**run.sh**
```bash
#!/bin/bash
# the make line also repeats each setting of config.mk as NAME=value (left out here)
make -C /OpenROAD-flow-scripts/flow DESIGN_CONFIG=/design/flow/config.mk WORK_HOME=/design/flow/orfs CLKGATE_MAP_FILE= finish
```
**config.mk**
```make
export PLATFORM = sky130hd
export DESIGN_NAME = my_top_architecture
export DESIGN_NICKNAME = my_top_architecture
export VERILOG_FILES = /design/flow/design.v
export SDC_FILE = /design/flow/constraint.sdc
export NUM_CORES = 4
export LEC_CHECK = 0
export ABC_AREA = 1
export CAP_MARGIN = 0
export CELL_PAD_IN_SITES_DETAIL_PLACEMENT = 0
export CELL_PAD_IN_SITES_GLOBAL_PLACEMENT = 3
export CORE_ASPECT_RATIO = 1.99
export CORE_MARGIN = 2
export CORE_UTILIZATION = 23
export CTS_CLUSTER_DIAMETER = 381
export CTS_CLUSTER_SIZE = 17
export PLACE_DENSITY = 0.6
export SLEW_MARGIN = 20
export TNS_END_PERCENT = 45
```
**constraint.sdc**
```tcl
create_clock -name core_clock -period 15.0 [get_ports {clock}]
set_input_delay 3.0000 -clock core_clock [delete_from_list [all_inputs] [get_ports {clock}]]
set_output_delay 3.0000 -clock core_clock [all_outputs]
set_load 0.01 [all_outputs]
```
**design.v**
```verilog
module edge_detector (
    input clock,
    input resetn,
    input increment_button,
    input tunning,
    output reg increment_signal
);
reg increment_button_prev;
reg reset_delay;  
always @(posedge clock or negedge resetn) begin
    if (!resetn) begin
        increment_button_prev <= 0;
        increment_signal <= 0;
        reset_delay <= 1'b1;  
    end else begin
        if (reset_delay != 1'b0) begin
            reset_delay <= reset_delay - 1'b1;
            increment_signal <= 0;  
        end else begin
            if (!increment_button_prev && increment_button && tunning) begin
                increment_signal <= 1;  
            end else begin
                increment_signal <= 0;  
            end
        end
        increment_button_prev <= increment_button;  
    end
end
endmodule
module my_counter #
(
    parameter counter_size = 31,
    parameter counter_limit = 32'd50000000
)
(
    input clock,
    input resetn,
    input enable,
    output reg [counter_size:0] counter
);
always @ (posedge clock or negedge resetn)
begin
    if (resetn == 1'b0) begin
        counter <= 'b0;
    end
    else begin
        if (enable == 1'b1) begin
            if (counter == counter_limit) begin
                counter <= 'b0;
            end
            else begin
                counter <= counter + 1'b1;
            end    
        end
        else begin
            counter <= counter;
        end
    end
end
endmodule
module my_signal_pulse #(
	parameter signal_period_one = 32'd50000000
)
(
input clock,
input resetn,
input [31:0] counter, 
output reg signal_gen
);
always @ (posedge clock or negedge resetn)
begin
  if(resetn == 1'b0) begin
    signal_gen <= 1'b0;
   end  
   else begin
	if(counter == signal_period_one) begin
		signal_gen <= 1'b1;
	end
	else begin
		signal_gen <= 1'b0;
	end
   end 
end
endmodule
module my_decoder (
    input clock,
    input resetn,
    input [31:0] seconds_in,
    input [31:0] minutes_in,
    input [31:0] hours_in,
    output reg [47:0] segment_out  
);
function [7:0] digit_to_segment;
    input [3:0] digit;
    case (digit)
        4'd0: digit_to_segment = 8'b11000000;  
        4'd1: digit_to_segment = 8'b11111001;  
        4'd2: digit_to_segment = 8'b10100100;  
        4'd3: digit_to_segment = 8'b10110000;  
        4'd4: digit_to_segment = 8'b10011001;  
        4'd5: digit_to_segment = 8'b10010010;  
        4'd6: digit_to_segment = 8'b10000010;  
        4'd7: digit_to_segment = 8'b11111000;  
        4'd8: digit_to_segment = 8'b10000000;  
        4'd9: digit_to_segment = 8'b10010000;  
        default: digit_to_segment = 8'b11000000;  
    endcase
endfunction
always @(posedge clock or negedge resetn) begin
    if (!resetn) begin
        segment_out <= {digit_to_segment(4'd0), digit_to_segment(4'd0), digit_to_segment(4'd0),
		  digit_to_segment(4'd0), digit_to_segment(4'd0), digit_to_segment(4'd0)};  
    end else begin
        if (seconds_in < 32'd60 && minutes_in < 32'd60 && hours_in < 32'd24) begin
            segment_out[7:0]   <= digit_to_segment(seconds_in % 10);  
            segment_out[15:8]  <= digit_to_segment(seconds_in / 10);  
            segment_out[23:16] <= digit_to_segment(minutes_in % 10);  
            segment_out[31:24] <= digit_to_segment(minutes_in / 10);  
            segment_out[39:32] <= digit_to_segment(hours_in % 10);    
            segment_out[47:40] <= digit_to_segment(hours_in / 10);    
        end else begin
            segment_out <= {digit_to_segment(4'd0), digit_to_segment(4'd0), digit_to_segment(4'd0), 
				digit_to_segment(4'd0), digit_to_segment(4'd0), digit_to_segment(4'd0)}; 
        end
    end
end
endmodule
module my_top_architecture (
    input clock,
    input resetn,
    input tunning,  
    input mode_switch,  
    input increment_button,  
    output wire [47:0] segment_out
);
wire [31:0] main_counter;
wire [31:0] seconds_counter;
wire [31:0] minutes_counter;
wire [31:0] hours_counter;
wire enable_seconds_counter;
wire enable_minutes_counter;
wire enable_hours_counter;
wire increment_signal;  
edge_detector edge_detector_inst (
    .clock(clock),
    .resetn(resetn),
    .increment_button(increment_button),
    .tunning(tunning),
    .increment_signal(increment_signal)
);
my_counter #(
    .counter_size(31),
    .counter_limit(32'd999)  
) main_counter_inst (
    .clock(clock),
    .resetn(resetn),
    .enable(1'b1),  
    .counter(main_counter)
);
my_signal_pulse #(
    .signal_period_one(32'd999)  
) my_signal_pulse_inst (
    .clock(clock),
    .resetn(resetn),
    .counter(main_counter),
    .signal_gen(enable_seconds_counter)  
);
my_counter #(
    .counter_size(31),
    .counter_limit(32'd59)  
) seconds_counter_inst (
    .clock(clock),
    .resetn(resetn),
    .enable(enable_seconds_counter && !tunning),  
    .counter(seconds_counter)
);
assign enable_minutes_counter = (enable_seconds_counter && (seconds_counter == 32'd59) && !tunning);
my_counter #(
    .counter_size(31),
    .counter_limit(32'd59)
) minutes_counter_inst (
    .clock(clock),
    .resetn(resetn),
    .enable(enable_minutes_counter || (increment_signal && mode_switch)),  
    .counter(minutes_counter)
);
assign enable_hours_counter = (enable_minutes_counter && (minutes_counter == 32'd59) && !tunning);
my_counter #(
    .counter_size(31),
    .counter_limit(32'd23)  
) hours_counter_inst (
    .clock(clock),
    .resetn(resetn),
    .enable(enable_hours_counter || (increment_signal && !mode_switch)),  
    .counter(hours_counter)
);
my_decoder my_decoder_inst (
    .clock(clock),
    .resetn(resetn),
    .seconds_in(seconds_counter),
    .minutes_in(minutes_counter),
    .hours_in(hours_counter),
    .segment_out(segment_out)
);
endmodule
```
==> results of run 1 <==
metrics by stage:
step / hold slack, ps / setup slack [ps]
6_report: 403 / 3190
5_1_grt: 410 / 1450
4_1_cts: 407 / 2970
3_5_place_dp: 394 / 3020
3_3_place_gp: 399 / 2970
2_1_floorplan: 384 / 5060
layout make-up:
type	count	area [um^2]
clock inverters	11	131
well taps	923	1150
fillers	8277	54200
flip-flops and latches	174	4360
clock buffers	21	460
multi-input cells	1958	10800
repair buffers	52	509
inverters	426	1620
per-layer routing:
layer	part of all wire, %	track usage [%]	up-vias
met4	2.2	4.44	0
met1	35	13.5	7481
met2	62	33.0	97
li1	-	-	8366
met5	0	0	-
met3	1.4	2.09	38
==> flow_summary.toml, run 1 <==
# physical design summary
[flow_run]
timing.max_cap.violations = 0
tool_warnings = 57

[clock_tree]
cts_repair_resize_count = 0
worstSkewPairLatency_ps = 500
cts_tree = "done"
cts-htree-levels = 4
postCtsSetupRepairBufs = 0
holdBufCountCts = 0
clk_transition_reported_paths_ps = 80
tritoncts_num_sinks = 174
cts.root.buffer_cell = "sky130_fd_sc_hd__clkbuf_16"
cts_buffer_depth = 2
numCtsBuffers = 17

[floorplan]
die_w_um = 197
placementRows = 140
fp.dieArea_um2 = 76400
die_h_um = 388
top_level_i_o_count = 53
fp.coreArea_um2 = 73200
fp_util_pct = 23.3

[sta]
final-hold-violation-count = 0
finalCritPeriodShare_pct = 78.8
setup_violations = 0
grt_setup_unrepaired = "false"
timing_max_transition_violations_final = 0
worst_slew_margin_relative_to_its_limit_pct = 40.4
tightest_slew_ps = 885
clock_skew_ps = 15.0
setup_tns_ps = 0
max_clock_freq_mhz = 84.6
period_needed_ps = 11810

[place]
finalWeightedCongestion = 0.753
place_hpwl_mm = 46.4
placed_cells_incl_taps = 3533
total_placed_instance_area_um2 = 18400
buffer_ports.inserted = 46

[logic_synthesis]
postSynthRegisterBits = 174
post_synth_ao_oa_area_fraction_pct = 7.02
synth.logic.top_family = "simple AND/OR/NAND/NOR gates"
synthSimpleGateAreaFrac_pct = 49.5
enable_flop_cells = 0
tally_of_yosys_warning_messages = 6
yosysSeqAreaShare_pct = 25.6
synthTopCellsByArea = "sky130_fd_sc_hd__dfrtp_1, sky130_fd_sc_hd__nand2_1, sky130_fd_sc_hd__nand3_1, sky130_fd_sc_hd__nand2_2, sky130_fd_sc_hd__inv_1"
ys.flop_type = "sky130_fd_sc_hd__dfrtp_1"
synthXorXnorAreaFrac_pct = 3.67
most_numerous_cell_in_the_yosys_netlist = "sky130_fd_sc_hd__nand2_1"
synthDistinctLibCells = 66
synth_area_um2 = 17000
syn-mean-instance-area_um2 = 6.60
ys_top_cells_by_count = "sky130_fd_sc_hd__nand2_1, sky130_fd_sc_hd__nand3_1, sky130_fd_sc_hd__inv_1, sky130_fd_sc_hd__nand2_2, sky130_fd_sc_hd__dfrtp_1"
synth_async_sr_flop_share_pct = 100
multiplexer_share_of_the_synthesized_area_pct = 0
synth.top_cell.area_share_pct = 24.5
synth.yosys.chip_area_um2 = 17000
synth_cells = 2582
synth.largest_area_cell = "sky130_fd_sc_hd__dfrtp_1"
fa_ha_area_share_pct = 2.94
yosys_cells = 2582

[setup_path]
critical_path_startpoint_category = "flip-flop"
worst_setup_endpoint = "my_decoder_inst.segment_out[4]"
timing.critical_path.slowest_cell_delay_ps = 460
r2r_setup_slack_ps = 3190
startpoint = "seconds_counter_inst.counter[29]"
path_buffers = 9
path_class = "reg -> reg"
cp_slowest_cell = "sky130_fd_sc_hd__dfrtp_1"
timing.critical_path.fanout_max = 12
cp-end-kind = "flip-flop"
reg2reg_to = "my_decoder_inst.segment_out[4]"
cp.arrival_ps = 12200
r2r_cells = 124
worstSetupPathDepth = 124
r2r_start = "seconds_counter_inst.counter[29]"
worst_path_dominant_cell_family = "simple AND/OR/NAND/NOR gates"
timing.critical_path.mode_cell = "sky130_fd_sc_hd__nand2_2"
cp.required_ps = 15380

[drt]
ant_nets = 0
firstDrtPassIters = 5
detail_route.antenna_diodes = 0
drc_errors = 0
routed_wirelength_mm = 55.6
via_count = 16000
post_drt_via_cell_ratio = 4.48
detailedRoute.firstIterationViolations = 495
wire_per_inst_um = 15.6

[run_status]
outcome = "finished clean"

[global_routing]
grt_pass1_vias = 16900
grt_pass1_wl_mm = 89.4
initial_antenna_violation_count = 0
grt_max_degree = 65
grt_overflow_total = 0
globalRouteTotalUtil_pct = 15.1

[layout]
num-nets-final = 2674
final_cells = 3565
flow.area_growth_from_synthesis_pct = 11.7
final_core_utilization_pct = 26.0
post-route-cell-area_um2 = 19000

[worst_hold_path]
worst_hold_start = "edge_detector_inst.increment_button_prev"
worstHoldPathType = "reg -> reg"
whs_endpoint = "edge_detector_inst.increment_signal"
min_delay_path_depth = 1
==> run 2: changes to the inputs <==
Settings changed: CAP_MARGIN 0 to 20, CELL_PAD_IN_SITES_DETAIL_PLACEMENT 0 to unset, CELL_PAD_IN_SITES_GLOBAL_PLACEMENT 3 to unset, CORE_ASPECT_RATIO 1.99 to unset, CORE_UTILIZATION 23 to 72, CTS_CLUSTER_DIAMETER 381 to unset, CTS_CLUSTER_SIZE 17 to 10, PLACE_DENSITY 0.6 to unset, PLACE_DENSITY_LB_ADDON set to 0.05, SETUP_SLACK_MARGIN set to -0.37, TNS_END_PERCENT 45 to 15.
Clock period 15.0 ns to 8.0 ns, I/O delays scaled along.
==> run 2 against run 1 <==
The flow now stops in global routing (5_1_grt). Synthesized area unchanged. Synthesized cell count unchanged. Die size down 67%.
==> flow_summary.toml, run 2 <==
# flow metrics
[run_status]
outcome = "aborted with a tool error"
last_stage_reached = "global routing (5_1_grt)"
tool.error = "[ERROR GRT-0232] Routing congestion too high. Check the congestion heatmap in the GUI."

[logic_synthesis]
yosysSeqAreaShare_pct = 25.6
synth.top_cell.area_share_pct = 24.5
syn-mean-instance-area_um2 = 6.60
fa_ha_area_share_pct = 2.94
ys_top_cells_by_count = "sky130_fd_sc_hd__nand2_1, sky130_fd_sc_hd__nand3_1, sky130_fd_sc_hd__inv_1, sky130_fd_sc_hd__nand2_2, sky130_fd_sc_hd__dfrtp_1"
synthSimpleGateAreaFrac_pct = 49.5
synth_cells = 2582
synth_async_sr_flop_share_pct = 100
postSynthRegisterBits = 174
synth.largest_area_cell = "sky130_fd_sc_hd__dfrtp_1"
synthXorXnorAreaFrac_pct = 3.67
tally_of_yosys_warning_messages = 6
synth.logic.top_family = "simple AND/OR/NAND/NOR gates"
synthDistinctLibCells = 66
synthTopCellsByArea = "sky130_fd_sc_hd__dfrtp_1, sky130_fd_sc_hd__nand2_1, sky130_fd_sc_hd__nand3_1, sky130_fd_sc_hd__nand2_2, sky130_fd_sc_hd__inv_1"
ys.flop_type = "sky130_fd_sc_hd__dfrtp_1"
yosys_cells = 2582
synth_area_um2 = 17000
synth.yosys.chip_area_um2 = 17000
most_numerous_cell_in_the_yosys_netlist = "sky130_fd_sc_hd__nand2_1"
multiplexer_share_of_the_synthesized_area_pct = 0
post_synth_ao_oa_area_fraction_pct = 7.02
enable_flop_cells = 0

[clock_tree]
tritoncts_num_sinks = 174
cts-htree-levels = 4
numCtsBuffers = 17
cts_buffer_depth = 2
holdBufCountCts = 0
cts.root.buffer_cell = "sky130_fd_sc_hd__clkbuf_16"

[floorplan]
fp.dieArea_um2 = 24900
die_h_um = 158
fp_util_pct = 73.0
top_level_i_o_count = 53
die_w_um = 158
placementRows = 56
fp.coreArea_um2 = 23300

[global_routing]
grt_overflow_total = 212
globalRouteTotalUtil_pct = 84.5

[place]
finalWeightedCongestion = 0.903
place_hpwl_mm = 32.2
buffer_ports.inserted = 46
dp_worst_setup_slack_ps = -3260
## run 2: through the flow
step	cells	cell area (um^2)	util, %
2_1_floorplan	2588	17200	-
3_3_place_gp	3115	19200	82.5
3_5_place_dp	3115	19200	82.5
4_1_cts	3190	20900	89.5
## run 2: layer usage
layer  track usage, %  overflow
met3             73.4         7
met4             89.4        88
met2             97.9       114
met1             82.2         3
met5             38.7         0
## run 2: repair_timing
action,4_1_cts
gates resized,187
pin swaps,125
buffers inserted,43
setup endpoints to repair,41
==> run 3: changes to the inputs <==
Settings changed: CORE_MARGIN 2 to 6, CORE_UTILIZATION 72 to 34, CTS_CLUSTER_SIZE 10 to unset, GPL_ROUTABILITY_DRIVEN set to 1, MAX_ROUTING_LAYER set to met5, MIN_ROUTING_LAYER set to met2, SETUP_SLACK_MARGIN -0.37 to 0.49, SLEW_MARGIN 20 to 5, TNS_END_PERCENT 15 to unset.
Clock period 8.0 ns to 10.7 ns, I/O delays scaled along.
==> run 3 against run 2 <==
Now fails the layout checks on negative setup slack. Synthesized cell count is the same. Synthesized area is the same. Die size grew 120%.
==> flow_summary.toml, run 3 <==
# physical design summary
[logic_synthesis]
fa_ha_area_share_pct = 2.94
ys_top_cells_by_count = "sky130_fd_sc_hd__nand2_1, sky130_fd_sc_hd__nand3_1, sky130_fd_sc_hd__inv_1, sky130_fd_sc_hd__nand2_2, sky130_fd_sc_hd__dfrtp_1"
ys.flop_type = "sky130_fd_sc_hd__dfrtp_1"
synthTopCellsByArea = "sky130_fd_sc_hd__dfrtp_1, sky130_fd_sc_hd__nand2_1, sky130_fd_sc_hd__nand3_1, sky130_fd_sc_hd__nand2_2, sky130_fd_sc_hd__inv_1"
multiplexer_share_of_the_synthesized_area_pct = 0
tally_of_yosys_warning_messages = 6
postSynthRegisterBits = 174
yosys_cells = 2582
synth.largest_area_cell = "sky130_fd_sc_hd__dfrtp_1"
synth.yosys.chip_area_um2 = 17000
synth.logic.top_family = "simple AND/OR/NAND/NOR gates"
synth.top_cell.area_share_pct = 24.5
enable_flop_cells = 0
yosysSeqAreaShare_pct = 25.6
syn-mean-instance-area_um2 = 6.60
synthXorXnorAreaFrac_pct = 3.67
most_numerous_cell_in_the_yosys_netlist = "sky130_fd_sc_hd__nand2_1"
post_synth_ao_oa_area_fraction_pct = 7.02
synth_async_sr_flop_share_pct = 100
synth_area_um2 = 17000
synthDistinctLibCells = 66
synth_cells = 2582
synthSimpleGateAreaFrac_pct = 49.5

[floorplan]
top_level_i_o_count = 53
fp.dieArea_um2 = 55600
fp.coreArea_um2 = 49200
die_h_um = 236
placementRows = 81
die_w_um = 236
fp_util_pct = 34.6

[setup_path]
cp.required_ps = 11090
cp.arrival_ps = 11520
cp-end-kind = "flip-flop"
worst_setup_endpoint = "my_decoder_inst.segment_out[4]"
worst_path_dominant_cell_family = "simple AND/OR/NAND/NOR gates"
timing.critical_path.slowest_cell_delay_ps = 460
r2r_start = "seconds_counter_inst.counter[30]"
path_class = "reg -> reg"
startpoint = "seconds_counter_inst.counter[30]"
r2r_setup_slack_ps = -430
path_buffers = 16
timing.critical_path.fanout_max = 5
worstSetupPathDepth = 126
r2r_cells = 126
reg2reg_to = "my_decoder_inst.segment_out[4]"
cp_slowest_cell = "sky130_fd_sc_hd__dfrtp_1"
timing.critical_path.mode_cell = "sky130_fd_sc_hd__nand2_4"
critical_path_startpoint_category = "flip-flop"

[place]
finalWeightedCongestion = 0.839
buffer_ports.inserted = 46
place_hpwl_mm = 34.6

[worst_hold_path]
worstHoldPathType = "reg -> reg"
whs_endpoint = "main_counter_inst.counter[0]"
min_delay_path_depth = 1
worst_hold_start = "main_counter_inst.counter[0]"

[drt]
wire_per_inst_um = 14.4
post_drt_via_cell_ratio = 6.89
routed_wirelength_mm = 51.0
firstDrtPassIters = 6
via_count = 24400
ant_nets = 0
drc_errors = 0
detailedRoute.firstIterationViolations = 2814

[sta]
finalCritPeriodShare_pct = 104
max_clock_freq_mhz = 89.9
final-hold-violation-count = 0
worst_slew_margin_relative_to_its_limit_pct = 35.4
timing_max_transition_violations_final = 0
worst_slack_ps = -428
tightest_slew_ps = 961
period_needed_ps = 11130
clock_skew_ps = 22.2
setup_tns_ps = -10560
grt_setup_unrepaired = "true"
setup_violations = 40
worst_hold_slack_ps = 462

[global_routing]
globalRouteTotalUtil_pct = 25.3
grt_pass1_wl_mm = 79.1
initial_antenna_violation_count = 0
grt_overflow_total = 0
grt_max_degree = 70
grt_pass1_vias = 25200

[flow_run]
tool_warnings = 59
timing.max_cap.violations = 0

[run_status]
outcome = "failed layout checks"
so.violations = "negative setup slack"

[clock_tree]
cts-htree-levels = 4
cts.root.buffer_cell = "sky130_fd_sc_hd__clkbuf_16"
cts_buffer_depth = 2
cts_tree = "done"
worstSkewPairLatency_ps = 510
numCtsBuffers = 17
holdBufCountCts = 0
tritoncts_num_sinks = 174
clk_transition_reported_paths_ps = 80

[layout]
flow.area_growth_from_synthesis_pct = 43.2
num-nets-final = 2909
-- run 3: per-stage QoR --
step / area, um^2 / std cells / setup WS (ps) / utilization [%]
6_report: 24400 / 3542 / -428 / 49.6
3_3_place_gp: 18900 / 3379 / -395 / 38.5
3_5_place_dp: 18900 / 3379 / -614 / 38.5
4_1_cts: 21700 / 3497 / -217 / 44.1
2_1_floorplan: 17100 / 2588 / 762 / -
5_1_grt: 24400 / 3541 / -1300 / 49.6
-- run 3: layout make-up --
cell class | count | area (um^2)
fill | 4805 | 24800
multi-input combinational | 1958 | 14400
sequential | 174 | 4370
timing repair buffer | 287 | 2460
inverter | 426 | 1690
tap | 664 | 831
clock buffer | 18 | 439
clock inverter | 14 | 133
antenna | 1 | 2.50
-- run 3: what timing repair did --
action / 4_1_cts / 5_1_grt
setup buffers: 86 / 43
cloned: 0 / 0
gates resized: 391 / 542
pin swaps: 177 / 285
endpoints found under the setup margin: 40 / 41
-- run 3: per-layer routing --
| metal | GRT usage, % | part of all wire, % | up-vias |
|---|---|---|---|
| met5 | 4.10 | 0.24 | - |
| met4 | 3.39 | 3.9 | 4 |
| met3 | 37.8 | 40 | 327 |
| met2 | 29.0 | 56 | 6194 |
| met1 | - | 0 | 9071 |
| li1 | - | - | 8824 |
==> run 4: changes to the inputs <==
Settings changed: ABC_AREA 1 to unset, CORE_MARGIN 6 to 2, CORE_UTILIZATION 34 to 40, GPL_ROUTABILITY_DRIVEN 1 to unset, MAX_ROUTING_LAYER met5 to unset, MIN_ROUTING_LAYER met2 to unset, PLACE_DENSITY set to 0.6, PLACE_DENSITY_LB_ADDON 0.05 to unset, SETUP_SLACK_MARGIN 0.49 to 0.19, SLEW_MARGIN 5 to 20.
Clock period 10.7 ns to 14.4 ns, I/O delays scaled along.
==> run 4 against run 3 <==
First-iteration DRC count down 4.1%. Fmax down 17%. Sequential cell count unchanged. Now clean on timing, DRC and antenna. Largest cell class unchanged.
==> flow_summary.toml, run 4 <==
# physical design summary
[run_status]
outcome = "finished clean"

[worst_hold_path]
whs_endpoint = "edge_detector_inst.increment_signal"
min_delay_path_depth = 1
worstHoldPathType = "reg -> reg"
worst_hold_start = "edge_detector_inst.increment_button_prev"

[logic_synthesis]
fa_ha_area_share_pct = 2.36
synthXorXnorAreaFrac_pct = 6.25
most_numerous_cell_in_the_yosys_netlist = "sky130_fd_sc_hd__nor2_1"
tally_of_yosys_warning_messages = 6
postSynthRegisterBits = 174
synth.largest_area_cell = "sky130_fd_sc_hd__dfrtp_1"
synthSimpleGateAreaFrac_pct = 27.3
multiplexer_share_of_the_synthesized_area_pct = 3.56
syn-mean-instance-area_um2 = 7.59
enable_flop_cells = 0
synth.logic.top_family = "AND-OR/OR-AND gates"
synth.top_cell.area_share_pct = 17.8
synth.yosys.chip_area_um2 = 23400
synth_cells = 3086
synthDistinctLibCells = 159
ys_top_cells_by_count = "sky130_fd_sc_hd__nor2_1, sky130_fd_sc_hd__nand2_1, sky130_fd_sc_hd__dfrtp_1, sky130_fd_sc_hd__clkbuf_1, sky130_fd_sc_hd__a21oi_1"
yosys_cells = 3086
synth_area_um2 = 23400
synthTopCellsByArea = "sky130_fd_sc_hd__dfrtp_1, sky130_fd_sc_hd__xnor2_1, sky130_fd_sc_hd__nor2_1, sky130_fd_sc_hd__nand2_1, sky130_fd_sc_hd__a21oi_1"
synth_async_sr_flop_share_pct = 100
yosysSeqAreaShare_pct = 18.6
ys.flop_type = "sky130_fd_sc_hd__dfrtp_1"
post_synth_ao_oa_area_fraction_pct = 34.4

[setup_path]
cp-end-kind = "flip-flop"
worst_path_dominant_cell_family = "AND-OR/OR-AND gates"
critical_path_startpoint_category = "flip-flop"
path_buffers = 3
timing.critical_path.mode_cell = "sky130_fd_sc_hd__mux2i_1"
r2r_start = "seconds_counter_inst.counter[25]"
cp.required_ps = 14750
timing.critical_path.slowest_cell_delay_ps = 750
worst_setup_endpoint = "my_decoder_inst.segment_out[4]"
path_class = "reg -> reg"
timing.critical_path.fanout_max = 21
reg2reg_to = "my_decoder_inst.segment_out[4]"
cp.arrival_ps = 13760
r2r_cells = 43
startpoint = "seconds_counter_inst.counter[25]"
cp_slowest_cell = "sky130_fd_sc_hd__or4_1"
r2r_setup_slack_ps = 990
worstSetupPathDepth = 43

[layout]
flow.area_growth_from_synthesis_pct = 4.42
final_cells = 3692
num-nets-final = 2959

[global_routing]
grt_max_degree = 107
grt_overflow_total = 0
globalRouteTotalUtil_pct = 21.6
grt_pass1_vias = 22300
grt_pass1_wl_mm = 113
initial_antenna_violation_count = 1

[sta]
period_needed_ps = 13410
worst_slack_ps = 992
worst_slew_margin_relative_to_its_limit_pct = 38.3
finalCritPeriodShare_pct = 93.1
clock_skew_ps = 17.4
timing_max_transition_violations_final = 0
grt_setup_unrepaired = "true"
final-hold-violation-count = 0
setup_violations = 0
max_clock_freq_mhz = 74.6
tightest_slew_ps = 919
setup_tns_ps = 0

[clock_tree]
cts_tree = "done"
cts_repair_resize_count = 0
numCtsBuffers = 17
cts-htree-levels = 4
cts_buffer_depth = 2
holdBufCountCts = 0
tritoncts_num_sinks = 174
cts.root.buffer_cell = "sky130_fd_sc_hd__clkbuf_16"
postCtsSetupRepairBufs = 0
worstSkewPairLatency_ps = 470
clk_transition_reported_paths_ps = 80

[drt]
detailedRoute.firstIterationViolations = 2700
drc_errors = 0
routed_wirelength_mm = 67.0
ant_nets = 0
post_drt_via_cell_ratio = 6.54
firstDrtPassIters = 7
via_count = 24100
detail_route.antenna_diodes = 0
wire_per_inst_um = 18.1

[floorplan]
fp_util_pct = 40.5
die_w_um = 246
die_h_um = 246
placementRows = 88
fp.coreArea_um2 = 57800
top_level_i_o_count = 53
fp.dieArea_um2 = 60500

[place]
buffer_ports.inserted = 46
placed_cells_incl_taps = 3660
finalWeightedCongestion = 0.880
place_hpwl_mm = 47.6
dp_worst_setup_slack_ps = 690

[flow_run]
tool_warnings = 60
timing.max_cap.violations = 0
-- run 4: routing by layer --
layer  GRT usage (%)  up-vias  wire, um
met3            2.72      107      3700
met5               0        -        12
met2            34.6      920     30800
li1                -    11500         -
met1            30.4    11600     31200
met4            6.15        2      1250
-- run 4: area by class of cell --
cell class,count,area [um^2]
sequential,174,4370
tap,765,957
multi-input combinational,2532,17400
inverter,122,460
clock inverter,15,191
timing repair buffer,67,622
fill,5797,33300
clock buffer,17,425
-- run 4: metrics by stage --
stage,hold WS [ps],util [%],area (um^2)
5_1_grt,437,42.3,24500
4_1_cts,415,42.1,24300
2_1_floorplan,383,-,23500
6_report,408,42.3,24500
3_3_place_gp,397,41.0,23700
3_5_place_dp,407,41.0,23700
==> run 5: changes to the inputs <==
Settings changed: ABC_AREA set to 1, CAP_MARGIN 20 to 0, CORE_UTILIZATION 40 to 72, CTS_CLUSTER_SIZE set to 72, GPL_ROUTABILITY_DRIVEN set to 1, MAX_ROUTING_LAYER set to met5, MIN_ROUTING_LAYER set to met1, PLACE_DENSITY 0.6 to 0.66, SETUP_SLACK_MARGIN 0.19 to -0.62, SLEW_MARGIN 20 to 40.
Clock period 14.4 ns to 10.3 ns, I/O delays scaled along.
==> run 5 against run 4 <==
The flow now stops in global routing (5_1_grt). Die size decreased by 59%. Synthesized cell count decreased by 16%. Synthesized area decreased by 27%.
==> flow_summary.toml, run 5 <==
# flow metrics
[clock_tree]
tritoncts_num_sinks = 174
cts-htree-levels = 4
numCtsBuffers = 17
cts.root.buffer_cell = "sky130_fd_sc_hd__clkbuf_16"
cts_buffer_depth = 2

[floorplan]
die_h_um = 158
placementRows = 56
fp.coreArea_um2 = 23300
top_level_i_o_count = 53
die_w_um = 158
fp_util_pct = 73.0
fp.dieArea_um2 = 24900

[run_status]
last_stage_reached = "global routing (5_1_grt)"
tool.error = "[ERROR DPL-0038] Utilization greater than 100%, impossible to legalize"
outcome = "aborted with a tool error"

[logic_synthesis]
synthXorXnorAreaFrac_pct = 3.67
most_numerous_cell_in_the_yosys_netlist = "sky130_fd_sc_hd__nand2_1"
synth_cells = 2582
synthTopCellsByArea = "sky130_fd_sc_hd__dfrtp_1, sky130_fd_sc_hd__nand2_1, sky130_fd_sc_hd__nand3_1, sky130_fd_sc_hd__nand2_2, sky130_fd_sc_hd__inv_1"
syn-mean-instance-area_um2 = 6.60
post_synth_ao_oa_area_fraction_pct = 7.02
synth.top_cell.area_share_pct = 24.5
synthDistinctLibCells = 66
ys_top_cells_by_count = "sky130_fd_sc_hd__nand2_1, sky130_fd_sc_hd__nand3_1, sky130_fd_sc_hd__inv_1, sky130_fd_sc_hd__nand2_2, sky130_fd_sc_hd__dfrtp_1"
synth.yosys.chip_area_um2 = 17000
enable_flop_cells = 0
synth.logic.top_family = "simple AND/OR/NAND/NOR gates"
multiplexer_share_of_the_synthesized_area_pct = 0
synth_async_sr_flop_share_pct = 100
ys.flop_type = "sky130_fd_sc_hd__dfrtp_1"
fa_ha_area_share_pct = 2.94
synth.largest_area_cell = "sky130_fd_sc_hd__dfrtp_1"
synth_area_um2 = 17000
tally_of_yosys_warning_messages = 6
synthSimpleGateAreaFrac_pct = 49.5
yosysSeqAreaShare_pct = 25.6
postSynthRegisterBits = 174
yosys_cells = 2582

[place]
buffer_ports.inserted = 46
finalWeightedCongestion = 0.926
place_hpwl_mm = 30.6
## run 5: what timing repair did
action,CTS
setup endpoints to repair,34
setup buffers,43
gates cloned,0
hold endpoints to repair,0
pin swaps,122
resized,142
hold buffers,0
## run 5: stage by stage
step	setup WS [ps]	std cells	area, um^2	utilization (%)
CTS	-619	3102	19900	85.3
detailed placement	-887	3027	18400	78.9
floorplan	362	2588	17100	-
global placement	-297	3027	18400	78.9
==> run 6: changes to the inputs <==
Settings changed: CORE_UTILIZATION 72 to 70, CTS_CLUSTER_DIAMETER set to 380, CTS_CLUSTER_SIZE 72 to 36, GPL_ROUTABILITY_DRIVEN 1 to unset, MAX_ROUTING_LAYER met5 to unset, MIN_ROUTING_LAYER met1 to unset, PLACE_DENSITY 0.66 to 0.6, SETUP_SLACK_MARGIN -0.62 to -0.7, SLEW_MARGIN 40 to 20.
Clock period 10.3 ns to 9.65 ns, I/O delays scaled along.
==> run 6 against run 5 <==
The run again fails in global routing (5_1_grt). Synthesized area stayed put. Die size rose by 2.8%. Synthesized cell count unchanged.
==> flow_summary.toml, run 6 <==
# flow metrics
[clock_tree]
cts.root.buffer_cell = "sky130_fd_sc_hd__clkbuf_16"
tritoncts_num_sinks = 174
numCtsBuffers = 17
holdBufCountCts = 0
cts-htree-levels = 4
cts_buffer_depth = 2

[place]
finalWeightedCongestion = 0.911
buffer_ports.inserted = 46
place_hpwl_mm = 31.1
dp_worst_setup_slack_ps = -1420

[logic_synthesis]
synthTopCellsByArea = "sky130_fd_sc_hd__dfrtp_1, sky130_fd_sc_hd__nand2_1, sky130_fd_sc_hd__nand3_1, sky130_fd_sc_hd__nand2_2, sky130_fd_sc_hd__inv_1"
synthSimpleGateAreaFrac_pct = 49.5
synthDistinctLibCells = 66
most_numerous_cell_in_the_yosys_netlist = "sky130_fd_sc_hd__nand2_1"
enable_flop_cells = 0
synth.yosys.chip_area_um2 = 17000
ys_top_cells_by_count = "sky130_fd_sc_hd__nand2_1, sky130_fd_sc_hd__nand3_1, sky130_fd_sc_hd__inv_1, sky130_fd_sc_hd__nand2_2, sky130_fd_sc_hd__dfrtp_1"
synth.logic.top_family = "simple AND/OR/NAND/NOR gates"
yosysSeqAreaShare_pct = 25.6
postSynthRegisterBits = 174
syn-mean-instance-area_um2 = 6.60
tally_of_yosys_warning_messages = 6
synth_async_sr_flop_share_pct = 100
fa_ha_area_share_pct = 2.94
yosys_cells = 2582
synth.largest_area_cell = "sky130_fd_sc_hd__dfrtp_1"
synthXorXnorAreaFrac_pct = 3.67
multiplexer_share_of_the_synthesized_area_pct = 0
ys.flop_type = "sky130_fd_sc_hd__dfrtp_1"
synth_area_um2 = 17000
synth_cells = 2582
post_synth_ao_oa_area_fraction_pct = 7.02
synth.top_cell.area_share_pct = 24.5

[run_status]
tool.error = "[ERROR DPL-0038] Utilization greater than 100%, impossible to legalize"
outcome = "aborted with a tool error"
last_stage_reached = "global routing (5_1_grt)"

[floorplan]
fp.dieArea_um2 = 25600
placementRows = 57
fp_util_pct = 70.6
die_h_um = 160
die_w_um = 160
fp.coreArea_um2 = 24100
top_level_i_o_count = 53
-- run 6: metrics by stage --
step | instances | instance area (um^2) | setup TNS, ps
3_5_place_dp | 3086 | 18800 | -51570
2_1_floorplan | 2588 | 17100 | -2210
3_3_place_gp | 3086 | 18800 | -25320
4_1_cts | 3200 | 21600 | -38910
-- run 6: timing repair --
action / in CTS
resized: 387
pin swaps: 180
endpoints found under the hold margin: 0
gates cloned: 0
buffers inserted: 93
setup endpoints to repair: 41
==> run 7: changes to the inputs <==
Settings changed: CAP_MARGIN 0 to 20, CORE_UTILIZATION 70 to 72, CTS_CLUSTER_DIAMETER 380 to 258, CTS_CLUSTER_SIZE 36 to 72, GPL_ROUTABILITY_DRIVEN set to 1, MAX_ROUTING_LAYER set to met5, MIN_ROUTING_LAYER set to met1, PLACE_DENSITY 0.6 to 0.66, SETUP_SLACK_MARGIN -0.7 to -0.62, SLEW_MARGIN 20 to 5.
Clock period 9.65 ns to 10.7 ns, I/O delays scaled along.
==> run 7 against run 6 <==
The run again fails in global routing (5_1_grt). Synthesized cell count stayed put. Die size is 2.7% lower. Synthesized area stayed put.
==> flow_summary.toml, run 7 <==
# flow metrics
[place]
place_hpwl_mm = 29.1
buffer_ports.inserted = 46
finalWeightedCongestion = 0.938
total_placed_instance_area_um2 = 17700
dp_worst_setup_slack_ps = -707

[logic_synthesis]
synth.top_cell.area_share_pct = 24.5
yosysSeqAreaShare_pct = 25.6
synth.largest_area_cell = "sky130_fd_sc_hd__dfrtp_1"
synth_area_um2 = 17000
ys_top_cells_by_count = "sky130_fd_sc_hd__nand2_1, sky130_fd_sc_hd__nand3_1, sky130_fd_sc_hd__inv_1, sky130_fd_sc_hd__nand2_2, sky130_fd_sc_hd__dfrtp_1"
multiplexer_share_of_the_synthesized_area_pct = 0
yosys_cells = 2582
synthDistinctLibCells = 66
synthTopCellsByArea = "sky130_fd_sc_hd__dfrtp_1, sky130_fd_sc_hd__nand2_1, sky130_fd_sc_hd__nand3_1, sky130_fd_sc_hd__nand2_2, sky130_fd_sc_hd__inv_1"
synthXorXnorAreaFrac_pct = 3.67
post_synth_ao_oa_area_fraction_pct = 7.02
enable_flop_cells = 0
synthSimpleGateAreaFrac_pct = 49.5
synth.logic.top_family = "simple AND/OR/NAND/NOR gates"
syn-mean-instance-area_um2 = 6.60
synth.yosys.chip_area_um2 = 17000
tally_of_yosys_warning_messages = 6
ys.flop_type = "sky130_fd_sc_hd__dfrtp_1"
synth_cells = 2582
postSynthRegisterBits = 174
synth_async_sr_flop_share_pct = 100
most_numerous_cell_in_the_yosys_netlist = "sky130_fd_sc_hd__nand2_1"
fa_ha_area_share_pct = 2.94

[floorplan]
placementRows = 56
die_h_um = 158
fp.coreArea_um2 = 23300
fp_util_pct = 73.0
fp.dieArea_um2 = 24900
die_w_um = 158
top_level_i_o_count = 53

[run_status]
last_stage_reached = "global routing (5_1_grt)"
outcome = "aborted with a tool error"

[clock_tree]
numCtsBuffers = 17
cts_buffer_depth = 2
cts.root.buffer_cell = "sky130_fd_sc_hd__clkbuf_16"
cts-htree-levels = 4
tritoncts_num_sinks = 174
holdBufCountCts = 0
run 7: timing repair:
| item | 4_1_cts |
|---|---|
| pin swaps | 1 |
| gates resized | 5 |
| setup endpoints to repair | 6 |
| buffers inserted | 3 |
run 7: through the flow:
step                      instances  hold WS, ps
after CTS                      2969          430
after detailed placement       2934          419
after global placement         2934          396
after floorplan                2588          384
==> run 8: changes to the inputs <==
Settings changed: ABC_AREA 1 to unset, CTS_CLUSTER_DIAMETER 258 to 220, CTS_CLUSTER_SIZE 72 to unset, GPL_ROUTABILITY_DRIVEN 1 to unset, HOLD_SLACK_MARGIN set to -0.08, MAX_ROUTING_LAYER met5 to unset, MIN_ROUTING_LAYER met1 to unset, PLACE_DENSITY 0.66 to unset, SETUP_SLACK_MARGIN -0.62 to unset, SLEW_MARGIN 5 to 20.
Clock period 10.7 ns to 9.94 ns, I/O delays scaled along.
==> run 8 against run 7 <==
The run fails in clock tree synthesis (4_1_cts). Synthesized area rose by 38%. Synthesized cell count is 20% higher. Die size up 37%.
==> flow_summary.toml, run 8 <==
# flow metrics
[place]
dp_worst_setup_slack_ps = -1440
finalWeightedCongestion = 1.02
buffer_ports.inserted = 46
placed_cells_incl_taps = 3926
place_hpwl_mm = 56.4

[logic_synthesis]
post_synth_ao_oa_area_fraction_pct = 34.4
synthDistinctLibCells = 159
synth.top_cell.area_share_pct = 17.8
postSynthRegisterBits = 174
synth.yosys.chip_area_um2 = 23400
syn-mean-instance-area_um2 = 7.59
tally_of_yosys_warning_messages = 6
most_numerous_cell_in_the_yosys_netlist = "sky130_fd_sc_hd__nor2_1"
ys_top_cells_by_count = "sky130_fd_sc_hd__nor2_1, sky130_fd_sc_hd__nand2_1, sky130_fd_sc_hd__dfrtp_1, sky130_fd_sc_hd__clkbuf_1, sky130_fd_sc_hd__a21oi_1"
synth_cells = 3086
yosysSeqAreaShare_pct = 18.6
synth_area_um2 = 23400
yosys_cells = 3086
enable_flop_cells = 0
synthSimpleGateAreaFrac_pct = 27.3
synth.logic.top_family = "AND-OR/OR-AND gates"
synthTopCellsByArea = "sky130_fd_sc_hd__dfrtp_1, sky130_fd_sc_hd__xnor2_1, sky130_fd_sc_hd__nor2_1, sky130_fd_sc_hd__nand2_1, sky130_fd_sc_hd__a21oi_1"
multiplexer_share_of_the_synthesized_area_pct = 3.56
ys.flop_type = "sky130_fd_sc_hd__dfrtp_1"
fa_ha_area_share_pct = 2.36
synth_async_sr_flop_share_pct = 100
synthXorXnorAreaFrac_pct = 6.25
synth.largest_area_cell = "sky130_fd_sc_hd__dfrtp_1"

[run_status]
tool.error = "[ERROR DPL-0038] Utilization greater than 100%, impossible to legalize"
last_stage_reached = "clock tree synthesis (4_1_cts)"
outcome = "aborted with a tool error"

[floorplan]
placementRows = 66
fp_util_pct = 72.6
fp.dieArea_um2 = 34000
die_w_um = 184
fp.coreArea_um2 = 32300
die_h_um = 184
top_level_i_o_count = 53
[run 8: through the flow]
step                      instance area, um^2
after detailed placement                28400
after global placement                  28400
after floorplan                         24200
==> run 9: changes to the inputs <==
Settings changed: ABC_AREA set to 0, CORE_ASPECT_RATIO set to 0.73, CTS_CLUSTER_DIAMETER 220 to 197, CTS_CLUSTER_SIZE set to 80, GPL_ROUTABILITY_DRIVEN set to 1, HOLD_SLACK_MARGIN -0.08 to unset, MAX_ROUTING_LAYER set to met5, MIN_ROUTING_LAYER set to met1, PLACE_DENSITY_LB_ADDON set to 0.01, SETUP_SLACK_MARGIN set to 0.96, SLEW_MARGIN 20 to 5.
Clock period 9.94 ns to 3.32 ns, I/O delays scaled along.
==> run 9 against run 8 <==
The flow stops in detailed placement (3_5_place_dp). Die size barely moved. Synthesized cell count did not move. Synthesized area did not move.
==> flow_summary.toml, run 9 <==
# flow metrics
[logic_synthesis]
synth.logic.top_family = "AND-OR/OR-AND gates"
ys.flop_type = "sky130_fd_sc_hd__dfrtp_1"
synth_async_sr_flop_share_pct = 100
fa_ha_area_share_pct = 2.36
post_synth_ao_oa_area_fraction_pct = 34.4
synthTopCellsByArea = "sky130_fd_sc_hd__dfrtp_1, sky130_fd_sc_hd__xnor2_1, sky130_fd_sc_hd__nor2_1, sky130_fd_sc_hd__nand2_1, sky130_fd_sc_hd__a21oi_1"
synth_cells = 3086
yosysSeqAreaShare_pct = 18.6
tally_of_yosys_warning_messages = 6
syn-mean-instance-area_um2 = 7.59
yosys_cells = 3086
most_numerous_cell_in_the_yosys_netlist = "sky130_fd_sc_hd__nor2_1"
synth.largest_area_cell = "sky130_fd_sc_hd__dfrtp_1"
synth.top_cell.area_share_pct = 17.8
synth.yosys.chip_area_um2 = 23400
enable_flop_cells = 0
synth_area_um2 = 23400
multiplexer_share_of_the_synthesized_area_pct = 3.56
synthXorXnorAreaFrac_pct = 6.25
synthDistinctLibCells = 159
ys_top_cells_by_count = "sky130_fd_sc_hd__nor2_1, sky130_fd_sc_hd__nand2_1, sky130_fd_sc_hd__dfrtp_1, sky130_fd_sc_hd__clkbuf_1, sky130_fd_sc_hd__a21oi_1"
postSynthRegisterBits = 174
synthSimpleGateAreaFrac_pct = 27.3

[run_status]
last_stage_reached = "detailed placement (3_5_place_dp)"
outcome = "aborted with a tool error"
tool.error = "[ERROR DPL-0033] detailed placement checks failed during check placement."

[floorplan]
placementRows = 56
top_level_i_o_count = 53
die_w_um = 215
fp.coreArea_um2 = 32100
fp.dieArea_um2 = 34000
die_h_um = 158
fp_util_pct = 73.0

[place]
finalWeightedCongestion = 1.08
buffer_ports.inserted = 46
-- run 9: through the flow --
stage | hold slack [ps] | TNS, ps
after floorplan | 368 | -269820
after global placement | 396 | -305280
==> run 10: changes to the inputs <==
Settings changed: ABC_AREA 0 to unset, CELL_PAD_IN_SITES_GLOBAL_PLACEMENT set to 2, CORE_ASPECT_RATIO 0.73 to unset, CORE_MARGIN 2 to 7, CORE_UTILIZATION 72 to 40, CTS_CLUSTER_DIAMETER 197 to 303, CTS_CLUSTER_SIZE 80 to 61, GPL_ROUTABILITY_DRIVEN 1 to unset, MAX_ROUTING_LAYER met5 to unset, MIN_ROUTING_LAYER met1 to unset, PLACE_DENSITY_LB_ADDON 0.01 to 0.05, SETUP_SLACK_MARGIN 0.96 to unset, SLEW_MARGIN 5 to 20, TNS_END_PERCENT set to 25.
Clock period 3.32 ns to 15.0 ns, I/O delays scaled along.
==> run 10 against run 9 <==
Now clean on timing, DRC and antenna. Synthesized cell count unchanged. Synthesized area stayed put. Die size rose by 93%.
==> flow_summary.toml, run 10 <==
# physical design summary
[logic_synthesis]
ys_top_cells_by_count = "sky130_fd_sc_hd__nor2_1, sky130_fd_sc_hd__nand2_1, sky130_fd_sc_hd__dfrtp_1, sky130_fd_sc_hd__clkbuf_1, sky130_fd_sc_hd__a21oi_1"
synthTopCellsByArea = "sky130_fd_sc_hd__dfrtp_1, sky130_fd_sc_hd__xnor2_1, sky130_fd_sc_hd__nor2_1, sky130_fd_sc_hd__nand2_1, sky130_fd_sc_hd__a21oi_1"
most_numerous_cell_in_the_yosys_netlist = "sky130_fd_sc_hd__nor2_1"
postSynthRegisterBits = 174
synth.top_cell.area_share_pct = 17.8
multiplexer_share_of_the_synthesized_area_pct = 3.56
synthXorXnorAreaFrac_pct = 6.25
synth.largest_area_cell = "sky130_fd_sc_hd__dfrtp_1"
synth.logic.top_family = "AND-OR/OR-AND gates"
tally_of_yosys_warning_messages = 6
yosys_cells = 3086
synthSimpleGateAreaFrac_pct = 27.3
syn-mean-instance-area_um2 = 7.59
synth_cells = 3086
synth_area_um2 = 23400
synth.yosys.chip_area_um2 = 23400
ys.flop_type = "sky130_fd_sc_hd__dfrtp_1"
synth_async_sr_flop_share_pct = 100
fa_ha_area_share_pct = 2.36
enable_flop_cells = 0
yosysSeqAreaShare_pct = 18.6
synthDistinctLibCells = 159
post_synth_ao_oa_area_fraction_pct = 34.4

[clock_tree]
clk_transition_reported_paths_ps = 80
cts_buffer_depth = 2
worstSkewPairLatency_ps = 500
cts_tree = "done"
cts.root.buffer_cell = "sky130_fd_sc_hd__clkbuf_16"
numCtsBuffers = 17
holdBufCountCts = 0
cts-htree-levels = 4
tritoncts_num_sinks = 174

[drt]
detail_route.antenna_diodes = 0
detail_route.wirelength.met1_mm = 34.2
route.met2.wl_mm = 32.6
routed.top_layer = "met5"
ant_nets = 0
firstDrtPassIters = 6
post_drt_via_cell_ratio = 6.52
routed_wirelength_mm = 71.4
detailedRoute.firstIterationViolations = 2407
detailroute.wirelength.met3_mm = 3.58
wire_per_inst_um = 19.3
drc_errors = 0
via_count = 24100

[worst_hold_path]
worst_hold_start = "edge_detector_inst.increment_button_prev"
min_delay_path_depth = 1
worstHoldPathType = "reg -> reg"
whs_endpoint = "edge_detector_inst.increment_signal"

[sta]
worst_slew_margin_relative_to_its_limit_pct = 33.8
clock_skew_ps = 15.2
setup_violations = 0
setup_tns_ps = 0
grt_setup_unrepaired = "false"
timing_max_transition_violations_final = 0
final-hold-violation-count = 0
worst_slack_ps = 1180
max_clock_freq_mhz = 72.4
period_needed_ps = 13820
tightest_slew_ps = 993
finalCritPeriodShare_pct = 92.1

[setup_path]
startpoint = "seconds_counter_inst.counter[25]"
cp_slowest_cell = "sky130_fd_sc_hd__or4_1"
r2r_setup_slack_ps = 1180
timing.critical_path.mode_cell = "sky130_fd_sc_hd__mux2i_1"
critical_path_startpoint_category = "flip-flop"
worstSetupPathDepth = 43
worst_setup_endpoint = "my_decoder_inst.segment_out[4]"
cp-end-kind = "flip-flop"
r2r_cells = 43
path_buffers = 3
timing.critical_path.slowest_cell_delay_ps = 740
path_class = "reg -> reg"
cp.arrival_ps = 14180
timing.critical_path.fanout_max = 21
worst_path_dominant_cell_family = "AND-OR/OR-AND gates"
cp.required_ps = 15370
r2r_start = "seconds_counter_inst.counter[25]"
reg2reg_to = "my_decoder_inst.segment_out[4]"

[place]
total_placed_instance_area_um2 = 23700
dp_worst_setup_slack_ps = 1100
finalWeightedCongestion = 0.916
place_hpwl_mm = 50.9
placed_cells_incl_taps = 3663
buffer_ports.inserted = 46

[flow_run]
timing.max_cap.violations = 0
tool_warnings = 59

[global_routing]
grt_pass1_vias = 22200
grt_pass1_wl_mm = 118
initial_antenna_violation_count = 1
globalRouteTotalUtil_pct = 20.6
grt_max_degree = 107
grt_overflow_total = 0

[floorplan]
fp_util_pct = 40.5
placementRows = 88
die_w_um = 256
top_level_i_o_count = 53
fp.dieArea_um2 = 65600
die_h_um = 256
fp.coreArea_um2 = 57800

[layout]
flow.area_growth_from_synthesis_pct = 4.14
final_cells = 3695
post-route-cell-area_um2 = 24400
num-nets-final = 2962

[run_status]
outcome = "finished clean"
-- run 10: area by class of cell --
class,instances,area [um^2]
clock buffer,18,439
inverter,122,460
timing repair buffer,70,644
clock inverter,14,183
multi-input combinational,2532,17400
tap,765,957
fill,5897,33400
sequential,174,4370
-- run 10: repair_timing --
action	CTS	global route
gates resized	0	7
endpoints found under the setup margin	0	3
setup buffers	0	0
-- run 10: per-layer routing --
metal | GRT usage, % | vias up
met2 | 32.7 | 785
met3 | 2.74 | 77
li1 | - | 11500
met1 | 29.4 | 11700
met4 | 5.25 | 2
met5 | 0 | -
-- run 10: stage by stage --
step	hold WS (ps)	utilization (%)
after CTS	409	42.2
after detailed placement	410	41.1
after global placement	394	41.1
after global routing	426	42.2
after floorplan	383	-
final	408	42.2
==> run 11: changes to the inputs <==
Settings changed: ABC_AREA set to 1, CELL_PAD_IN_SITES_GLOBAL_PLACEMENT 2 to unset, CORE_MARGIN 7 to 2, CORE_UTILIZATION 40 to 72, CTS_CLUSTER_DIAMETER 303 to unset, CTS_CLUSTER_SIZE 61 to unset, GPL_ROUTABILITY_DRIVEN set to 1, HOLD_SLACK_MARGIN set to 0.29, MAX_ROUTING_LAYER set to met5, MIN_ROUTING_LAYER set to met1, PLACE_DENSITY_LB_ADDON 0.05 to 0.2, SETUP_SLACK_MARGIN set to -0.77, SLEW_MARGIN 20 to 40, TNS_END_PERCENT 25 to unset.
Clock period 15.0 ns to 10.2 ns, I/O delays scaled along.
==> run 11 against run 10 <==
Die size is 62% lower. Synthesized area is 27% lower. The run now fails in global routing (5_1_grt). Synthesized cell count is 16% lower.
==> flow_summary.toml, run 11 <==
# flow metrics
[logic_synthesis]
synth_cells = 2582
synthTopCellsByArea = "sky130_fd_sc_hd__dfrtp_1, sky130_fd_sc_hd__nand2_1, sky130_fd_sc_hd__nand3_1, sky130_fd_sc_hd__nand2_2, sky130_fd_sc_hd__inv_1"
multiplexer_share_of_the_synthesized_area_pct = 0
tally_of_yosys_warning_messages = 6
synth.top_cell.area_share_pct = 24.5
postSynthRegisterBits = 174
synth.yosys.chip_area_um2 = 17000
synthDistinctLibCells = 66
synthXorXnorAreaFrac_pct = 3.67
enable_flop_cells = 0
ys.flop_type = "sky130_fd_sc_hd__dfrtp_1"
synth.largest_area_cell = "sky130_fd_sc_hd__dfrtp_1"
synth_area_um2 = 17000
ys_top_cells_by_count = "sky130_fd_sc_hd__nand2_1, sky130_fd_sc_hd__nand3_1, sky130_fd_sc_hd__inv_1, sky130_fd_sc_hd__nand2_2, sky130_fd_sc_hd__dfrtp_1"
synthSimpleGateAreaFrac_pct = 49.5
syn-mean-instance-area_um2 = 6.60
yosys_cells = 2582
fa_ha_area_share_pct = 2.94
synth_async_sr_flop_share_pct = 100
synth.logic.top_family = "simple AND/OR/NAND/NOR gates"
most_numerous_cell_in_the_yosys_netlist = "sky130_fd_sc_hd__nand2_1"
post_synth_ao_oa_area_fraction_pct = 7.02
yosysSeqAreaShare_pct = 25.6

[clock_tree]
holdBufCountCts = 0
cts.root.buffer_cell = "sky130_fd_sc_hd__clkbuf_16"
cts_buffer_depth = 2
numCtsBuffers = 17
tritoncts_num_sinks = 174
cts-htree-levels = 4

[place]
place_hpwl_mm = 31.3
placed_cells_incl_taps = 3031
finalWeightedCongestion = 0.910
buffer_ports.inserted = 46

[floorplan]
fp_util_pct = 73.0
fp.coreArea_um2 = 23300
die_w_um = 158
die_h_um = 158
placementRows = 56
fp.dieArea_um2 = 24900
top_level_i_o_count = 53

[run_status]
tool.error = "[ERROR DPL-0038] Utilization greater than 100%, impossible to legalize"
last_stage_reached = "global routing (5_1_grt)"
outcome = "aborted with a tool error"
-- run 11: per-stage QoR --
stage / worst slack [ps] / setup TNS [ps] / instance area [um^2]
floorplan: 262 / 0 / 17100
CTS: -770 / -26680 / 20400
detailed placement: -1040 / -33120 / 18400
global placement: -368 / -4790 / 18400
-- run 11: timing repair --
action | 4_1_cts
gates resized | 228
pin swaps | 142
buffers inserted | 54
setup endpoints to repair | 36
gates cloned | 0
==> run 12: changes to the inputs <==
Settings changed: CELL_PAD_IN_SITES_DETAIL_PLACEMENT set to 2, CELL_PAD_IN_SITES_GLOBAL_PLACEMENT set to 2, CORE_UTILIZATION 72 to 47, CTS_CLUSTER_DIAMETER set to 119, GPL_ROUTABILITY_DRIVEN 1 to 0, GPL_TIMING_DRIVEN set to 1, HOLD_SLACK_MARGIN 0.29 to unset, MIN_ROUTING_LAYER met1 to met2, PLACE_DENSITY_LB_ADDON 0.2 to 0.26, SETUP_SLACK_MARGIN -0.77 to -2.0, SLEW_MARGIN 40 to 20, TNS_END_PERCENT set to 25.
Clock period 10.2 ns to 25.6 ns, I/O delays scaled along.
==> run 12 against run 11 <==
The run fails in detailed placement (3_5_place_dp). Synthesized cell count unchanged. Synthesized area unchanged. Die size increased by 52%.
==> flow_summary.toml, run 12 <==
# flow metrics
[run_status]
last_stage_reached = "detailed placement (3_5_place_dp)"
tool.error = "[ERROR DPL-0033] detailed placement checks failed during check placement."
outcome = "aborted with a tool error"

[floorplan]
fp_util_pct = 47.8
fp.dieArea_um2 = 37800
fp.coreArea_um2 = 35700
placementRows = 69
top_level_i_o_count = 53
die_w_um = 194
die_h_um = 194

[logic_synthesis]
synth_cells = 2582
synthXorXnorAreaFrac_pct = 3.67
synthDistinctLibCells = 66
syn-mean-instance-area_um2 = 6.60
enable_flop_cells = 0
post_synth_ao_oa_area_fraction_pct = 7.02
tally_of_yosys_warning_messages = 6
postSynthRegisterBits = 174
synth_async_sr_flop_share_pct = 100
synth.yosys.chip_area_um2 = 17000
synth.logic.top_family = "simple AND/OR/NAND/NOR gates"
synth.top_cell.area_share_pct = 24.5
synth.largest_area_cell = "sky130_fd_sc_hd__dfrtp_1"
synth_area_um2 = 17000
synthSimpleGateAreaFrac_pct = 49.5
yosys_cells = 2582
ys.flop_type = "sky130_fd_sc_hd__dfrtp_1"
ys_top_cells_by_count = "sky130_fd_sc_hd__nand2_1, sky130_fd_sc_hd__nand3_1, sky130_fd_sc_hd__inv_1, sky130_fd_sc_hd__nand2_2, sky130_fd_sc_hd__dfrtp_1"
most_numerous_cell_in_the_yosys_netlist = "sky130_fd_sc_hd__nand2_1"
synthTopCellsByArea = "sky130_fd_sc_hd__dfrtp_1, sky130_fd_sc_hd__nand2_1, sky130_fd_sc_hd__nand3_1, sky130_fd_sc_hd__nand2_2, sky130_fd_sc_hd__inv_1"
fa_ha_area_share_pct = 2.94
yosysSeqAreaShare_pct = 25.6
multiplexer_share_of_the_synthesized_area_pct = 0

[place]
buffer_ports.inserted = 46
==> run 13: changes to the inputs <==
Settings changed: CAP_MARGIN 20 to 0, CELL_PAD_IN_SITES_GLOBAL_PLACEMENT 2 to unset, CORE_ASPECT_RATIO set to 1.14, CORE_MARGIN 2 to 6, CORE_UTILIZATION 47 to 34, CTS_CLUSTER_DIAMETER 119 to 86, CTS_CLUSTER_SIZE set to 75, GPL_TIMING_DRIVEN 1 to unset, HOLD_SLACK_MARGIN set to 0.15, MAX_ROUTING_LAYER met5 to met4, PLACE_DENSITY set to 0.8, PLACE_DENSITY_LB_ADDON 0.26 to unset, SETUP_SLACK_MARGIN -2.0 to 0.49, SLEW_MARGIN 20 to 5, TNS_END_PERCENT 25 to 20.
Clock period 25.6 ns to 14.4 ns, I/O delays scaled along.
==> run 13 against run 12 <==
The flow stops in global routing (5_1_grt). Synthesized area did not move. Synthesized cell count did not move. Die size rose by 47%.
==> flow_summary.toml, run 13 <==
# flow metrics
[floorplan]
top_level_i_o_count = 53
fp_util_pct = 34.5
die_w_um = 222
fp.dieArea_um2 = 55600
fp.coreArea_um2 = 49400
placementRows = 87
die_h_um = 251

[logic_synthesis]
synthXorXnorAreaFrac_pct = 3.67
synthTopCellsByArea = "sky130_fd_sc_hd__dfrtp_1, sky130_fd_sc_hd__nand2_1, sky130_fd_sc_hd__nand3_1, sky130_fd_sc_hd__nand2_2, sky130_fd_sc_hd__inv_1"
synth.logic.top_family = "simple AND/OR/NAND/NOR gates"
syn-mean-instance-area_um2 = 6.60
synthSimpleGateAreaFrac_pct = 49.5
synth_cells = 2582
synth_area_um2 = 17000
synth_async_sr_flop_share_pct = 100
synth.largest_area_cell = "sky130_fd_sc_hd__dfrtp_1"
yosys_cells = 2582
yosysSeqAreaShare_pct = 25.6
most_numerous_cell_in_the_yosys_netlist = "sky130_fd_sc_hd__nand2_1"
enable_flop_cells = 0
postSynthRegisterBits = 174
synthDistinctLibCells = 66
ys_top_cells_by_count = "sky130_fd_sc_hd__nand2_1, sky130_fd_sc_hd__nand3_1, sky130_fd_sc_hd__inv_1, sky130_fd_sc_hd__nand2_2, sky130_fd_sc_hd__dfrtp_1"
tally_of_yosys_warning_messages = 6
fa_ha_area_share_pct = 2.94
synth.top_cell.area_share_pct = 24.5
ys.flop_type = "sky130_fd_sc_hd__dfrtp_1"
synth.yosys.chip_area_um2 = 17000
post_synth_ao_oa_area_fraction_pct = 7.02
multiplexer_share_of_the_synthesized_area_pct = 0

[run_status]
last_stage_reached = "global routing (5_1_grt)"
tool.error = "[ERROR GRT-0116] Global routing finished with congestion. Check the congestion regions in the DRC Viewer."
outcome = "aborted with a tool error"

[clock_tree]
cts-htree-levels = 4
cts.root.buffer_cell = "sky130_fd_sc_hd__clkbuf_16"
holdBufCountCts = 0
cts_buffer_depth = 2
numCtsBuffers = 17
tritoncts_num_sinks = 174

[global_routing]
grt_overflow_total = 2193
globalRouteTotalUtil_pct = 92.9

[place]
dp_worst_setup_slack_ps = -1670
place_hpwl_mm = 90.9
placed_cells_incl_taps = 3273
buffer_ports.inserted = 46
==> run 13: stage by stage <==
step	area [um^2]	hold slack (ps)
floorplan	17100	384
global placement	18100	455
detailed placement	18100	484
CTS	20600	506
==> run 13: metal layers <==
layer,track usage [%],GRT overflow
met1,-,-
met2,94.5,712
met3,101,1130
met4,78.0,351
met5,-,-
==> run 13: what timing repair did <==
action / in CTS
resized: 331
pin swaps: 78
endpoints found under the setup margin: 41
setup buffers: 65
==> run 14: changes to the inputs <==
Settings changed: CAP_MARGIN 0 to 20, CELL_PAD_IN_SITES_DETAIL_PLACEMENT 2 to unset, CORE_ASPECT_RATIO 1.14 to unset, CORE_MARGIN 6 to 2, CORE_UTILIZATION 34 to 66, CTS_CLUSTER_DIAMETER 86 to unset, CTS_CLUSTER_SIZE 75 to unset, GPL_ROUTABILITY_DRIVEN 0 to unset, HOLD_SLACK_MARGIN 0.15 to 0.29, MAX_ROUTING_LAYER met4 to unset, MIN_ROUTING_LAYER met2 to unset, PLACE_DENSITY 0.8 to 0.6, SETUP_SLACK_MARGIN 0.49 to -0.49, SLEW_MARGIN 5 to 20, TNS_END_PERCENT 20 to unset.
Clock period 14.4 ns to 9.46 ns, I/O delays scaled along.
==> run 14 against run 13 <==
The run again fails in global routing (5_1_grt). Die size down 51%. Synthesized area did not move. Synthesized cell count did not move.
==> flow_summary.toml, run 14 <==
# flow metrics
[logic_synthesis]
ys.flop_type = "sky130_fd_sc_hd__dfrtp_1"
synth_async_sr_flop_share_pct = 100
yosys_cells = 2582
synth_cells = 2582
syn-mean-instance-area_um2 = 6.60
tally_of_yosys_warning_messages = 6
synth.yosys.chip_area_um2 = 17000
synth.logic.top_family = "simple AND/OR/NAND/NOR gates"
post_synth_ao_oa_area_fraction_pct = 7.02
most_numerous_cell_in_the_yosys_netlist = "sky130_fd_sc_hd__nand2_1"
enable_flop_cells = 0
synthDistinctLibCells = 66
synth_area_um2 = 17000
synthTopCellsByArea = "sky130_fd_sc_hd__dfrtp_1, sky130_fd_sc_hd__nand2_1, sky130_fd_sc_hd__nand3_1, sky130_fd_sc_hd__nand2_2, sky130_fd_sc_hd__inv_1"
multiplexer_share_of_the_synthesized_area_pct = 0
yosysSeqAreaShare_pct = 25.6
ys_top_cells_by_count = "sky130_fd_sc_hd__nand2_1, sky130_fd_sc_hd__nand3_1, sky130_fd_sc_hd__inv_1, sky130_fd_sc_hd__nand2_2, sky130_fd_sc_hd__dfrtp_1"
synthXorXnorAreaFrac_pct = 3.67
synth.top_cell.area_share_pct = 24.5
fa_ha_area_share_pct = 2.94
synth.largest_area_cell = "sky130_fd_sc_hd__dfrtp_1"
postSynthRegisterBits = 174
synthSimpleGateAreaFrac_pct = 49.5

[run_status]
tool.error = "[ERROR GRT-0232] Routing congestion too high. Check the congestion heatmap in the GUI."
last_stage_reached = "global routing (5_1_grt)"
outcome = "aborted with a tool error"

[clock_tree]
cts-htree-levels = 4
cts_buffer_depth = 2
cts.root.buffer_cell = "sky130_fd_sc_hd__clkbuf_16"
tritoncts_num_sinks = 174
numCtsBuffers = 17

[place]
finalWeightedCongestion = 0.910
placed_cells_incl_taps = 3099
place_hpwl_mm = 31.0
buffer_ports.inserted = 46
total_placed_instance_area_um2 = 18900
dp_worst_setup_slack_ps = -1580

[floorplan]
die_w_um = 165
placementRows = 58
die_h_um = 165
top_level_i_o_count = 53
fp.dieArea_um2 = 27100
fp.coreArea_um2 = 25300
fp_util_pct = 67.4

[global_routing]
globalRouteTotalUtil_pct = 99.8
grt_overflow_total = 2564
-- run 14: layer usage --
layer / overflow / global-route usage (%)
met5: 4 / 27.8
met1: 19 / 87.0
met4: 521 / 118
met2: 2003 / 138
met3: 17 / 67.7
-- run 14: repair_timing --
item | 4_1_cts
setup endpoints to repair | 41
setup buffers | 101
hold buffers | 0
gates resized | 471
pin swaps | 186
